Setup of JK:
==> flow/design.v <==
`timescale 1ns / 1ps
module display7(clk, seg_number, an_number, seg, an, btnU
    );
    input clk, btnU;
    output reg [7:0] seg;
    output reg [3:0] an;
    input wire [3:0] seg_number;
    input wire [1:0] an_number;
    always @ (*)
    begin 
        case(seg_number)
            4'h0: seg = 8'b11000000;
            4'h1: seg = 8'b11111001;
            4'h2: seg = 8'b10100100;
            4'h3: seg = 8'b10110000;
            4'h4: seg = 8'b10011001;
            4'h5: seg = 8'b10010010;
            4'h6: seg = 8'b10000010;
            4'h7: seg = 8'b11111000;
            4'h8: seg = 8'b10000000;
            4'h9: seg = 8'b10010000;
            default: seg = 8'b00000000;
        endcase
        case(an_number)
            2'b00: an = 4'b0111;
            2'b01:
            begin
            an = 4'b1011;
            seg[7] = 0;
            end
            2'b10: an = 4'b1101;
            2'b11: an = 4'b1110;
            default: an = 4'b0000;
        endcase
     end 
endmodule
`timescale 1ns / 1ps
module notes(clk, rst, speaker, signal
    );
    input clk;
    input rst;
    input [1:0] signal;
    output reg speaker;
    reg [3:0] seg_number;
    reg [1:0] an_number;
    reg [7:0] counter;
    always @(posedge clk)
    begin
        if (rst)
        begin
            counter <= 0;
            speaker <= 0;
        end
        else if (signal == 2'b00)
        begin
            counter <= 0;
            speaker <= 0;
        end  
        else if (signal == 2'b01)
        begin
            if(counter==55) counter <= 0; else counter <= counter+1;
            speaker <= counter[5];
        end
        else  
        begin
            if(counter==221) counter <= 0; else counter <= counter+1;
            speaker <= counter[7];
        end
    end
endmodule
`timescale 1ns / 1ps
module randomNumber #(parameter BITS = 5)(
    input clk,
    input rst,
    output reg [4:0] data
    );
   reg [4:0] data_next;
   always @* begin
    data_next[4] = data[4]^data[1];
    data_next[3] = data[3]^data[0];
    data_next[2] = data[2]^data_next[4];
    data_next[1] = data[1]^data_next[3];
    data_next[0] = data[0]^data_next[2];
   end
   always @(posedge clk) begin
    if(rst)
        data <= 5'h1f;
    else
        data <= data_next;
   end
endmodule
`timescale 1ns / 1ps
module clock_1hz(clk, rst, clk_1hz
    );
    input clk;
    input rst;
    output clk_1hz;
    reg clk_1hz;
    reg [12:0] counter;
    always @ (posedge clk)
        if (rst)
            begin
                counter <= 0;
                clk_1hz <= 0;
            end
        else if (counter == 13'd4999)
            begin
                counter <= 0;
                clk_1hz <= 1;
            end
        else
            begin
                clk_1hz <= 0;
                counter <= counter + 1;
            end    
endmodule
`timescale 1ns / 1ps
module clock_500hz(clk, rst, clk_500hz
    );
    input clk;
    input rst;
    output clk_500hz;
    reg clk_500hz;
    reg [3:0] counter;
    always @ (posedge clk)
        begin
            if (rst)
            begin
                counter <= 0;
                clk_500hz <= 0;
            end
            else if (counter == 4'd9)
            begin
                counter <= 0;
                clk_500hz <= 1;
            end
            else
            begin
                clk_500hz <= 0;
                counter <= counter + 1;
            end    
        end
endmodule
`timescale 1ns / 1ps
module bopit(clk, rst, btnR, btnD, btnL, btnU, btnS, sw, seg, an, led, speaker 
    );
    input clk;
    input rst;
    input btnR, btnS, btnD, btnU, btnL;
    input [7:0] sw;
    output reg [7:0] led;
    output [7:0] seg;
    output [3:0] an;
    reg [3:0] seg_number;
    reg [1:0] an_number;
    wire clk_1hz;  
    wire clk_500hz;  
    wire [4:0] randomBop;  
    output wire speaker;
    reg [1:0] signal;  
    reg [7:0] ledCode;
    reg [3:0] bopCode; 
    reg [3:0] ones_seconds;
    reg [3:0] tens_seconds;
    reg [3:0] ones_score;
    reg [3:0] tens_score;
    integer an_toggle;
    integer an_index;
    integer gameOn;
    integer command_type;
    integer command_number;
    integer roundWon;
    integer roundDelay;
    integer fail_count;
    notes bop_notes(
        .clk(clk),
        .rst(rst),
        .signal(signal),
        .speaker(speaker)
    );
    randomNumber randomNum (
        .clk(clk),
        .rst(rst),
        .data(randomBop)
    );
    clock_1hz clock_1 (
		.clk(clk), 
		.rst(rst),
		.clk_1hz(clk_1hz)
	);
    clock_500hz clock_500 (
        .clk(clk),
        .rst(rst),
        .clk_500hz(clk_500hz)
    );
    display7 segmentDisplay (
            .clk(clk), 
            .seg_number(seg_number), 
            .an_number(an_number), 
            .seg(seg), 
            .an(an), 
            .btnU(btnU) 
    );
    always @ (posedge clk)
    if (rst)
    begin
        ones_seconds <= 0;
        tens_seconds <= 0;
        command_type <= 10;
        command_number <= 8;
        an_toggle <= 0;
        an_index <= 0;
        ones_score <= 0;
        tens_score <= 0;
        bopCode <= 0;
        ledCode <= 0;
        gameOn <= 1;
        roundWon <= 0;
        roundDelay <= 0;
        signal <= 0;
        fail_count <= 0;
        seg_number <= 0;
        an_number <= 0;
        led <= 0;
    end
    else
    begin
        if (btnS)
        begin
            roundWon <= 0;
            roundDelay <= 0;
            gameOn <= 1;
            ones_score <= 0;
            tens_score <= 0;
            ones_seconds <= 0;
            tens_seconds <= 0;
            bopCode <= randomBop % 12;
            fail_count <= 0;
        end
        if (!roundWon)
        begin
        case(bopCode)
            0:
            begin  
                if (sw[0])
                begin
                    roundWon <= 1;
                end
                else if(sw[7:0] || btnU || btnL || btnD || btnR)
                begin
                    gameOn <= 0;
                end
            end
            1:
            begin  
                if (sw[1])
                begin
                    roundWon <= 1;
                end
                else if(sw[7:0] || btnU || btnL || btnD || btnR)
                begin
                    gameOn <= 0;
                end
            end
            2:
            begin  
                if (sw[2])
                begin
                    roundWon <= 1;
                end
                else if(sw[7:0] || btnU || btnL || btnD || btnR)
                begin
                    gameOn <= 0;
                end
            end
            3:
            begin  
                if (sw[3])
                begin
                    roundWon <= 1;
                end
                else if(sw[7:0] || btnU || btnL || btnD || btnR)
                begin
                    gameOn <= 0;
                end
            end
            4:
            begin  
                if (sw[4])
                begin
                    roundWon <= 1;
                end
                else if(sw[7:0] || btnU || btnL || btnD || btnR)
                begin
                    gameOn <= 0;
                end
            end
            5:
            begin  
                if (sw[5])
                begin
                    roundWon <= 1;
                end
                else if(sw[7:0] || btnU || btnL || btnD || btnR)
                begin
                    gameOn <= 0;
                end
            end
            6:
            begin  
                if (sw[6])
                begin
                    roundWon <= 1;
                end
                else if(sw[7:0] || btnU || btnL || btnD || btnR)
                begin
                    gameOn <= 0;
                end
            end
            7:
            begin  
                if (sw[7])
                begin
                    roundWon <= 1;
                end
                else if(sw[7:0] || btnU || btnL || btnD || btnR)
                begin
                    gameOn <= 0;
                end
            end
            8:
            begin  
                if (btnU)
                begin
                    roundWon <= 1;
                end
                else if(sw[7:0] || btnU || btnL || btnD || btnR)
                begin
                    gameOn <= 0;
                end
            end
            9:
            begin  
                if (btnR)
                begin
                    roundWon <= 1;
                end
                else if(sw[7:0] || btnU || btnL || btnD || btnR)
                begin
                    gameOn <= 0;
                end
            end
            10:
            begin  
                if (btnD)
                begin
                    roundWon <= 1;
                end
                else if(sw[7:0] || btnU || btnL || btnD || btnR)
                begin
                    gameOn <= 0;
                end
            end
            11:
            begin  
                if (btnL)
                begin
                    roundWon <= 1;
                end
                else if(sw[7:0] || btnU || btnL || btnD || btnR)
                begin
                    gameOn <= 0;
                end
            end
        endcase
        end
        if (clk_1hz && gameOn)
        begin
            if (roundWon)
            begin
                if (roundDelay == 0)
                    signal <= 1;
                if (roundDelay == 1)
                    signal <= 0;
                if (roundDelay == 3)
                begin
                    roundWon <= 0;
                    roundDelay <= 0;
                    bopCode <= randomBop % 12;
                    if (ones_score == 4'b1001)
                    begin
                       ones_score <= 0; 
                       tens_score <= tens_score + 1;
                    end
                    else
                    begin
                       ones_score <= ones_score + 1;
                    end
                end
                else
                begin
                    roundDelay <= roundDelay + 1;
                end
                   ones_seconds <= 0;
                   tens_seconds <= 0;
            end
            else
            begin 
                ones_seconds <= ones_seconds + 1;
                if (ones_seconds == 4'b1001)
                begin
                    ones_seconds <= 0; 
                    tens_seconds <= tens_seconds + 1;
                end
            end
        end
        if (tens_seconds == 4'b0001)
        begin
            ones_seconds <= 0;
            tens_seconds <= 0;
            gameOn <= 0;
        end
        if (clk_500hz && gameOn)  
        begin
            an_index <= an_toggle % 4;
            case(an_index)
                0:
                begin
                    if (bopCode > 4'b0111)  
                    begin
                        seg_number <= 4'b1000;
                        ledCode <= 8'b00000000;
                        led [7:0] <= ledCode [7:0];
                    end
                    else  
                    begin
                        seg_number <= 4'b0101;
                        ledCode <= 8'b00000001 << (bopCode % 8);
                        led [7:0] <= ledCode [7:0];
                    end
                    an_number <= an_index;
                end
                1:
                begin
                    seg_number <= bopCode % 8; 
                    an_number <= an_index;
                end
                2:
                begin
                    seg_number <= tens_seconds;
                    an_number <= an_index;
                end
                3:
                begin
                    seg_number <= ones_seconds;
                    an_number <= an_index;                  
                end
                default:
                begin
                    seg_number <= 0;
                    an_number <= 0;
                end
            endcase
            an_toggle <= an_toggle + 1;
        end
        else if (clk_500hz && !gameOn)
        begin
            if (fail_count != 500)
            begin
                signal <= 2;
                fail_count <= fail_count + 1;
            end
            if (fail_count == 500)
                signal <= 0;
            an_index <= an_toggle % 4;
            case(an_index)
                0:
                begin
                    seg_number <= 0;
                    an_number <= an_index;
                end
                1:
                begin
                    seg_number <= 0;
                    an_number <= an_index;
                end
                2:
                begin
                    seg_number <= tens_score;
                    an_number <= an_index;
                end
                3:
                begin
                    seg_number <= ones_score;
                    an_number <= an_index;                  
                end
                default:
                begin
                    seg_number <= 0;
                    an_number <= 0;
                end
            endcase
            an_toggle <= an_toggle + 1;
        end
    end
endmodule
export LEC_CHECK = 0
export ABC_AREA = 1
export CAP_MARGIN = 0
export CORE_MARGIN = 2
export CORE_UTILIZATION = 72
export CTS_CLUSTER_SIZE = 99
export PLACE_DENSITY = 0.38
export SLEW_MARGIN = 20
export TNS_END_PERCENT = 10
create_clock -name core_clock -period 6.02 [get_ports {clk}]
run.sh (not shown) runs the stock make flow with config.mk's settings and CLKGATE_MAP_FILE=.
Inputs modified between JK and MS:
==> flow/config.mk <==
export PLATFORM = sky130hd
export DESIGN_NAME = bopit
export DESIGN_NICKNAME = bopit
export VERILOG_FILES = /design/flow/design.v
export SDC_FILE = /design/flow/constraint.sdc
export NUM_CORES = 4
export LEC_CHECK = 0
export CAP_MARGIN = 20
export CORE_MARGIN = 2
export CORE_UTILIZATION = 72
export MAX_ROUTING_LAYER = met4
export SETUP_SLACK_MARGIN = 1.07
export SLEW_MARGIN = 20
==> flow/constraint.sdc <==
create_clock -name core_clock -period 7.48 [get_ports {clk}]
set_input_delay 1.4960 -clock core_clock [delete_from_list [all_inputs] [get_ports {clk}]]
set_output_delay 1.4960 -clock core_clock [all_outputs]
set_load 0.01 [all_outputs]
==> comparison <==
From JK to MS the numbers moved as follows: fraction of area in multi-input gates barely changed; maximum fanout encountered on the critical timing path dropped 7; register share after synthesis climbed 4.2 points; number of fill cells in the layout dropped 241; critical path depth in cells climbed 5. Comparing post-synthesis cell type count for JK and MS, the smaller number came from JK. Going from JK to MS, via count normalized by instance count grew by a little under 10%. JK and MS ended up with nearly the same fraction of area in clock buffers and inverters. Mean instance size in the synthesized netlist for MS: 24% up relative to JK. Re switching power as a share of total power: JK was higher than MS. The internal power of the cells reported for MS is smaller than that of JK by 22%. seg[3] as the end point of the critical path was reported by MS, and fail_count[25] by JK.
For AL, these inputs were changed with respect to MS:
diff --git a/flow/config.mk b/flow/config.mk
--- a/flow/config.mk
+++ b/flow/config.mk
@@ -7,2 +7,3 @@
 export LEC_CHECK = 0
+export ABC_AREA = 1
 export CAP_MARGIN = 20
@@ -10,4 +11,5 @@
 export CORE_UTILIZATION = 72
-export MAX_ROUTING_LAYER = met4
-export SETUP_SLACK_MARGIN = 1.07
+export CTS_CLUSTER_SIZE = 99
+export PLACE_DENSITY = 0.38
 export SLEW_MARGIN = 20
+export TNS_END_PERCENT = 10
==> flow/constraint.sdc <==
create_clock -name core_clock -period 6.02 [get_ports {clk}]
set_input_delay 1.2040 -clock core_clock [delete_from_list [all_inputs] [get_ports {clk}]]
set_output_delay 1.2040 -clock core_clock [all_outputs]
set_load 0.01 [all_outputs]
Results
| time the worst path needs with I/O delays and setup | AL vs MS | better |
Compare MS and AL | final area higher: AL
Power: higher on AL
Where worst setup margin is concerned, MS is better than AL.
MS → AL: routed wire length now sits higher, flip-flop count now sits at about the same level, average footprint of a synthesized cell now sits lower.
Here is what was changed in the inputs of TR compared with AL.
==> flow/config.mk <==
export PLATFORM = sky130hd
export DESIGN_NAME = bopit
export DESIGN_NICKNAME = bopit
export VERILOG_FILES = /design/flow/design.v
export SDC_FILE = /design/flow/constraint.sdc
export NUM_CORES = 4
export LEC_CHECK = 0
export CAP_MARGIN = 20
export CORE_MARGIN = 2
export CORE_UTILIZATION = 40
export SLEW_MARGIN = 20
==> flow/constraint.sdc <==
create_clock -name core_clock -period 10.0 [get_ports {clk}]
set_input_delay 2.0000 -clock core_clock [delete_from_list [all_inputs] [get_ports {clk}]]
set_output_delay 2.0000 -clock core_clock [all_outputs]
set_load 0.01 [all_outputs]
==> comparison <==
- TR has completed all stages; timing, DRC and antenna checks passed.
- Peak supply drop: TR better than AL
- Run comparison: AL standard cell with the maximum stage delay on the critical path sky130_fd_sc_hd__dfxtp_1; TR standard cell with the maximum stage delay on the critical path sky130_fd_sc_hd__buf_4
- Final cell count of TR falls short of that of AL by more than 10%.
- Taking TR over AL, the total leakage power ratio works out to 0.822.
- AL reports its type of the setup path with the least slack as flop to flop while TR reports input pin to flop.
### TR -> PW
==> flow/constraint.sdc <==
create_clock -name core_clock -period 3.93 [get_ports {clk}]
set_input_delay 0.7860 -clock core_clock [delete_from_list [all_inputs] [get_ports {clk}]]
set_output_delay 0.7860 -clock core_clock [all_outputs]
set_load 0.01 [all_outputs]
==> results <==
In summary, PW completed successfully, with a layout that passed the timing, design-rule and antenna checks.
Relative to TR, final-stage net count increased by about 0.8% in PW.
Run comparison: PW library cell contributing the largest single delay on the critical path sky130_fd_sc_hd__or4_1; TR library cell contributing the largest single delay on the critical path sky130_fd_sc_hd__buf_4
TR → PW: average detailed-routed wire length per instance went up by about 0.5%, share of the cycle needed by the critical path after routing went up by 41 points.
input pin to flop as the type of the worst setup path was reported by TR, and flop to flop by PW.
Power is estimated from default activity; no workload was simulated.
